==> run Y: inputs <==
## MatrixMultUnit
module MatrixMultUnit(
  input wire reset_n                      ,  
  input wire clk                          ,
  input wire dut_valid                    , 
  output wire dut_ready                   ,
  output wire                           dut__tb__sram_input_write_enable  ,
  output wire [16-1 : 0     ]   dut__tb__sram_input_write_address ,
  output wire [32-1 : 0     ]   dut__tb__sram_input_write_data    ,
  output reg  [16-1 : 0     ]   dut__tb__sram_input_read_address  , 
  input  wire [32-1 : 0     ]   tb__dut__sram_input_read_data     ,     
  output wire                           dut__tb__sram_weight_write_enable  ,
  output wire [16-1 : 0     ]   dut__tb__sram_weight_write_address ,
  output wire [32-1 : 0     ]   dut__tb__sram_weight_write_data    ,
  output reg  [16-1 : 0     ]   dut__tb__sram_weight_read_address  , 
  input  wire [32-1 : 0     ]   tb__dut__sram_weight_read_data     ,     
  output wire                           dut__tb__sram_result_write_enable  ,
  output reg  [16-1 : 0     ]   dut__tb__sram_result_write_address ,
  output wire [32-1 : 0     ]   dut__tb__sram_result_write_data    ,
  output reg  [16-1 : 0     ]   dut__tb__sram_result_read_address  , 
  input  wire [32-1 : 0     ]   tb__dut__sram_result_read_data     ,    
  output wire                           dut__tb__sram_scratchpad_write_enable  ,
  output reg  [16-1 : 0     ]   dut__tb__sram_scratchpad_write_address ,
  output wire [32-1 : 0     ]   dut__tb__sram_scratchpad_write_data    ,
  output reg  [16-1 : 0     ]   dut__tb__sram_scratchpad_read_address  , 
  input  wire [32-1 : 0     ]   tb__dut__sram_scratchpad_read_data  
);
clock: 6.3 ns
lec_check: 0
abc_area: 1
cap_margin: 20
core_margin: 2
core_utilization: 72
cts_cluster_diameter: 344
cts_cluster_size: 97
place_density: 0.41
setup_slack_margin: -0.62
slew_margin: 20
tns_end_percent: 5
run.sh (not shown) runs the stock make flow with config.mk's settings and CLKGATE_MAP_FILE=.
==> run F: changes against run Y <==
- ABC_AREA: 1 -> unset
- CORE_UTILIZATION: 72 -> 66
- CTS_CLUSTER_DIAMETER: 344 -> 231
- CTS_CLUSTER_SIZE: 97 -> unset
- PLACE_DENSITY: 0.41 -> unset
- SETUP_SLACK_MARGIN: -0.62 -> unset
- TNS_END_PERCENT: 5 -> unset
==> flow/constraint.sdc (replaced) <==
create_clock -name core_clock -period 6.7 [get_ports {clk}]
set_input_delay 1.3400 -clock core_clock [delete_from_list [all_inputs] [get_ports {clk}]]
set_output_delay 1.3400 -clock core_clock [all_outputs]
set_load 0.01 [all_outputs]
==> run H: changes against run Y <==
- ABC_AREA: 1 -> unset
- CORE_UTILIZATION: 72 -> 40
- CTS_CLUSTER_DIAMETER: 344 -> unset
- CTS_CLUSTER_SIZE: 97 -> unset
- PLACE_DENSITY: 0.41 -> unset
- SETUP_SLACK_MARGIN: -0.62 -> -0.2
- TNS_END_PERCENT: 5 -> unset
==> flow/constraint.sdc (replaced) <==
create_clock -name core_clock -period 8.17 [get_ports {clk}]
set_input_delay 1.6340 -clock core_clock [delete_from_list [all_inputs] [get_ports {clk}]]
set_output_delay 1.6340 -clock core_clock [all_outputs]
set_load 0.01 [all_outputs]
==> results <==
Against run F, the worst hold slack of run H is lower by 0.022 ns. Run F finished with negative setup slack left. Run H completed without violations. Run Y stopped in global routing on GRT-0232. Critical path depth: run H is higher than run F (2). First-iteration DRC count: run H is lower than run F (about 26%). In run H the register-to-register slack is higher than in run F, by 0.78 ns. In synthesized area, run F and run H do not differ. Of run H and run F, run H has the higher final cell count (gap about 4.7%, measured against run F).

========
==> 09-09: inputs <==
Starting RTL as in the previous note.
## MatrixMultUnit
module MatrixMultUnit(
  input wire reset_n                      ,  
  input wire clk                          ,
  input wire dut_valid                    , 
  output wire dut_ready                   ,
  output wire                           dut__tb__sram_input_write_enable  ,
  output wire [16-1 : 0     ]   dut__tb__sram_input_write_address ,
  output wire [32-1 : 0     ]   dut__tb__sram_input_write_data    ,
  output reg  [16-1 : 0     ]   dut__tb__sram_input_read_address  , 
  input  wire [32-1 : 0     ]   tb__dut__sram_input_read_data     ,     
  output wire                           dut__tb__sram_weight_write_enable  ,
  output wire [16-1 : 0     ]   dut__tb__sram_weight_write_address ,
  output wire [32-1 : 0     ]   dut__tb__sram_weight_write_data    ,
  output reg  [16-1 : 0     ]   dut__tb__sram_weight_read_address  , 
  input  wire [32-1 : 0     ]   tb__dut__sram_weight_read_data     ,     
  output wire                           dut__tb__sram_result_write_enable  ,
  output reg  [16-1 : 0     ]   dut__tb__sram_result_write_address ,
  output wire [32-1 : 0     ]   dut__tb__sram_result_write_data    ,
  output reg  [16-1 : 0     ]   dut__tb__sram_result_read_address  , 
  input  wire [32-1 : 0     ]   tb__dut__sram_result_read_data     ,    
  output wire                           dut__tb__sram_scratchpad_write_enable  ,
  output reg  [16-1 : 0     ]   dut__tb__sram_scratchpad_write_address ,
  output wire [32-1 : 0     ]   dut__tb__sram_scratchpad_write_data    ,
  output reg  [16-1 : 0     ]   dut__tb__sram_scratchpad_read_address  , 
  input  wire [32-1 : 0     ]   tb__dut__sram_scratchpad_read_data  
);
clock: 6.59 ns
lec_check: 0
cap_margin: 15
core_margin: 2
core_utilization: 71
cts_cluster_size: 41
setup_slack_margin: 0.81
slew_margin: 20
==> inputs of 07-25, as changes to 09-09 <==
- CAP_MARGIN: 15 -> 20
- CORE_UTILIZATION: 71 -> 68
- CTS_CLUSTER_SIZE: 41 -> not set
- SETUP_SLACK_MARGIN: 0.81 -> not set
==> flow/constraint.sdc (replaced) <==
create_clock -name core_clock -period 8.17 [get_ports {clk}]
set_input_delay 1.6340 -clock core_clock [delete_from_list [all_inputs] [get_ports {clk}]]
set_output_delay 1.6340 -clock core_clock [all_outputs]
set_load 0.01 [all_outputs]
==> qor summary <==
Number of buffers inserted during clock tree synthesis: 09-09 51; 07-25 50
Initial core utilization: 09-09 71.6%; 07-25 68.8%
Number of synthesized register bits: 09-09 414; 07-25 414
Most repeated cell in the gate-level netlist after synthesis: 09-09 nand2_1; 07-25 nand2_1
Num rows: 09-09 102; 07-25 104
Post-detailed-placement half-perimeter wirelength: 09-09 147 mm; 07-25 139 mm
Number of sinks driven by the clock tree: 09-09 414; 07-25 414
Area share of fa/ha/maj cells after synthesis: 09-09 30.7%; 07-25 30.7%
Chip Area: 09-09 80400 µm²; 07-25 83900 µm²
DP Worst Slack: 09-09 -0.546 ns; 07-25 0.388 ns
CTS-repair resized insts: 09-09 433; 07-25 0
Core area: 09-09 77500 µm²; 07-25 80700 µm²
Cells after DPL: 09-09 8049; 07-25 7765
Yosys stat cell total: 09-09 6670; 07-25 6670
Synthesized instance count: 09-09 6670; 07-25 6670
Chip width: 09-09 284 µm; 07-25 290 µm
Cell area after technology mapping: 09-09 55500 µm²; 07-25 55500 µm²
Vertical die dimension: 09-09 284 µm; 07-25 290 µm
Status: 09-09 did not finish; 07-25 complete, no violations
Stage where the flow stopped: 09-09 5_1_grt; 07-25 -
Weighted congestion reported at the end of routability-driven placement: 09-09 1.01; 07-25 1.03
Post-detailed-placement cell area: 09-09 62300 µm²; 07-25 58900 µm²
Post-CTS repair timing setup buffer count: 09-09 115; 07-25 0

========
==> run a: inputs <==
Starting RTL as in the previous note.
make LEC_CHECK=0 CAP_MARGIN=20 CORE_MARGIN=2 CORE_UTILIZATION=40 MAX_ROUTING_LAYER=met4 SLEW_MARGIN=25 finish   # period 10.0 ns
==> inputs of run b, as changes to run a <==
--- a/flow/config.mk
+++ b/flow/config.mk
@@ -7,6 +7,6 @@
 export LEC_CHECK = 0
 export CAP_MARGIN = 20
 export CORE_MARGIN = 2
-export CORE_UTILIZATION = 40
-export MAX_ROUTING_LAYER = met4
-export SLEW_MARGIN = 25
+export CORE_UTILIZATION = 66
+export CTS_CLUSTER_DIAMETER = 230
+export SLEW_MARGIN = 20
==> flow/constraint.sdc (replaced) <==
create_clock -name core_clock -period 6.32 [get_ports {clk}]
set_input_delay 1.2640 -clock core_clock [delete_from_list [all_inputs] [get_ports {clk}]]
set_output_delay 1.2640 -clock core_clock [all_outputs]
set_load 0.01 [all_outputs]
==> results <==
- Sequential cell count is the same in run b and run a.
- Against run b, the first-iteration DRC count of run a is smaller by 32%.
- In synthesized area, run b and run a do not differ.
- Run a produced a clean layout. Run b finished but failed the layout checks on setup timing.
- Between run b and run a, the lower cell count is in run b (gap 1.9%, measured against run a).
- In run b the die area is smaller than in run a, by 39%.
- In run a the routed wire length is smaller than in run b, by 2.8%.
==> figures <==
Avg Vias per Cell: run b 6.257; run a 5.610
Destination of the critical timing path: run b last_element_of_calculated_input_row_address[13]$_DFFE_PN0P_; run a last_element_of_calculated_input_row_address[14]$_DFFE_PN0P_
Run status: run b finished with violations; run a complete, no violations
Reasons for failing layout checks: run b setup timing; run a -
Initial cell density of the core: run b 0.6651; run a 0.4035
Die Y: run b 293.9 um; run a 376.4 um
Utilization after layout: run b 0.8079; run a 0.4484
Final std cells w/o fill: run b 8,417; run a 8,579
Achievable Freq: run b 139.1 MHz; run a 120.2 MHz
Number of antenna violations at the first check in global routing: run b 6; run a 0
Place WS: run b -0.6659 ns; run a 1.805 ns
GPL Wtd Cong: run b 1.005; run a 0.9726
Non-clk bufs: run b 974; run a 422
Final WS setup: run b -0.8684 ns; run a 1.679 ns

========
==> build 52: inputs <==
MatrixMultUnit again, from the RTL that the note above started with.
clock: 7.85 ns
lec_check: 0
cap_margin: 20
core_margin: 2
core_utilization: 72
cts_cluster_diameter: 371
slew_margin: 20
==> inputs of trial 60, as changes to build 52 <==
- ABC_AREA: not set -> 1
- CAP_MARGIN: 20 -> 5
- CORE_UTILIZATION: 72 -> 71
- CTS_CLUSTER_DIAMETER: 371 -> 298
- CTS_CLUSTER_SIZE: not set -> 34
==> flow/constraint.sdc (replaced) <==
create_clock -name core_clock -period 6.59 [get_ports {clk}]
set_input_delay 1.3180 -clock core_clock [delete_from_list [all_inputs] [get_ports {clk}]]
set_output_delay 1.3180 -clock core_clock [all_outputs]
set_load 0.01 [all_outputs]
==> comparison <==
Synthesized cell count: build 52 is lower than trial 60 (18%). Against trial 60, the synthesized area of build 52 is smaller by about 4%. Against trial 60, the die area of build 52 is lower by about 5.5%. Trial 60 stopped in global routing. Build 52 finished clean.
==> figures <==
Status: build 52 complete, no violations; trial 60 aborted with a tool error
Stage where the flow stopped: build 52 -; trial 60 global routing
Instance count of the mapped netlist: build 52 6670; trial 60 8101
DIE HEIGHT: build 52 282 microns; trial 60 290 microns
H-tree depth: build 52 2; trial 60 1
CTS Buf Count: build 52 49; trial 60 16
Post-CTS setup buffer count: build 52 0; trial 60 37
Distinct cell type count of the synthesized netlist: build 52 95; trial 60 73
Placer's final routability congestion estimate: build 52 1.01; trial 60 1.10
Detailed-placement wirelength estimate: build 52 140000 microns; trial 60 167000 microns

========
==> inputs of run K <==
Starting RTL as in the previous note.
export LEC_CHECK = 0
export CAP_MARGIN = 0
export CORE_MARGIN = 2
export CORE_UTILIZATION = 72
export CTS_CLUSTER_DIAMETER = 30
export CTS_CLUSTER_SIZE = 34
export SLEW_MARGIN = 20
create_clock -name core_clock -period 7.59 [get_ports {clk}]
==> run R (differences from run K) <==
CAP_MARGIN = 20   (was 0)
CORE_UTILIZATION = 58   (was 72)
CTS_CLUSTER_DIAMETER = default   (was 30)
CTS_CLUSTER_SIZE = default   (was 34)
==> flow/constraint.sdc (replaced) <==
create_clock -name core_clock -period 6.65 [get_ports {clk}]
set_input_delay 1.3300 -clock core_clock [delete_from_list [all_inputs] [get_ports {clk}]]
set_output_delay 1.3300 -clock core_clock [all_outputs]
set_load 0.01 [all_outputs]
==> run C (differences from run K) <==
ABC_AREA = 1   (was default)
CAP_MARGIN = 20   (was 0)
CORE_UTILIZATION = 71   (was 72)
CTS_CLUSTER_DIAMETER = default   (was 30)
CTS_CLUSTER_SIZE = 41   (was 34)
MAX_ROUTING_LAYER = met4   (was default)
==> flow/constraint.sdc (replaced) <==
create_clock -name core_clock -period 5.26 [get_ports {clk}]
set_input_delay 1.0520 -clock core_clock [delete_from_list [all_inputs] [get_ports {clk}]]
set_output_delay 1.0520 -clock core_clock [all_outputs]
set_load 0.01 [all_outputs]
==> notes <==
Run C failed in 5_1_grt on GRT-0116. Run K produced a clean layout. Run R finished but failed the layout checks on setup timing.
Of run R and run K, run R has the higher routed wire length (gap 0.58%, measured against run K).
In run K the design area is smaller than in run R, by 5.2%.
In run R the clock-buffer cell count is lower than in run K, by 52.
Of run K and run R, run K has the higher worst setup slack (gap 0.43 ns).
In clock skew, run K and run R hardly differ.
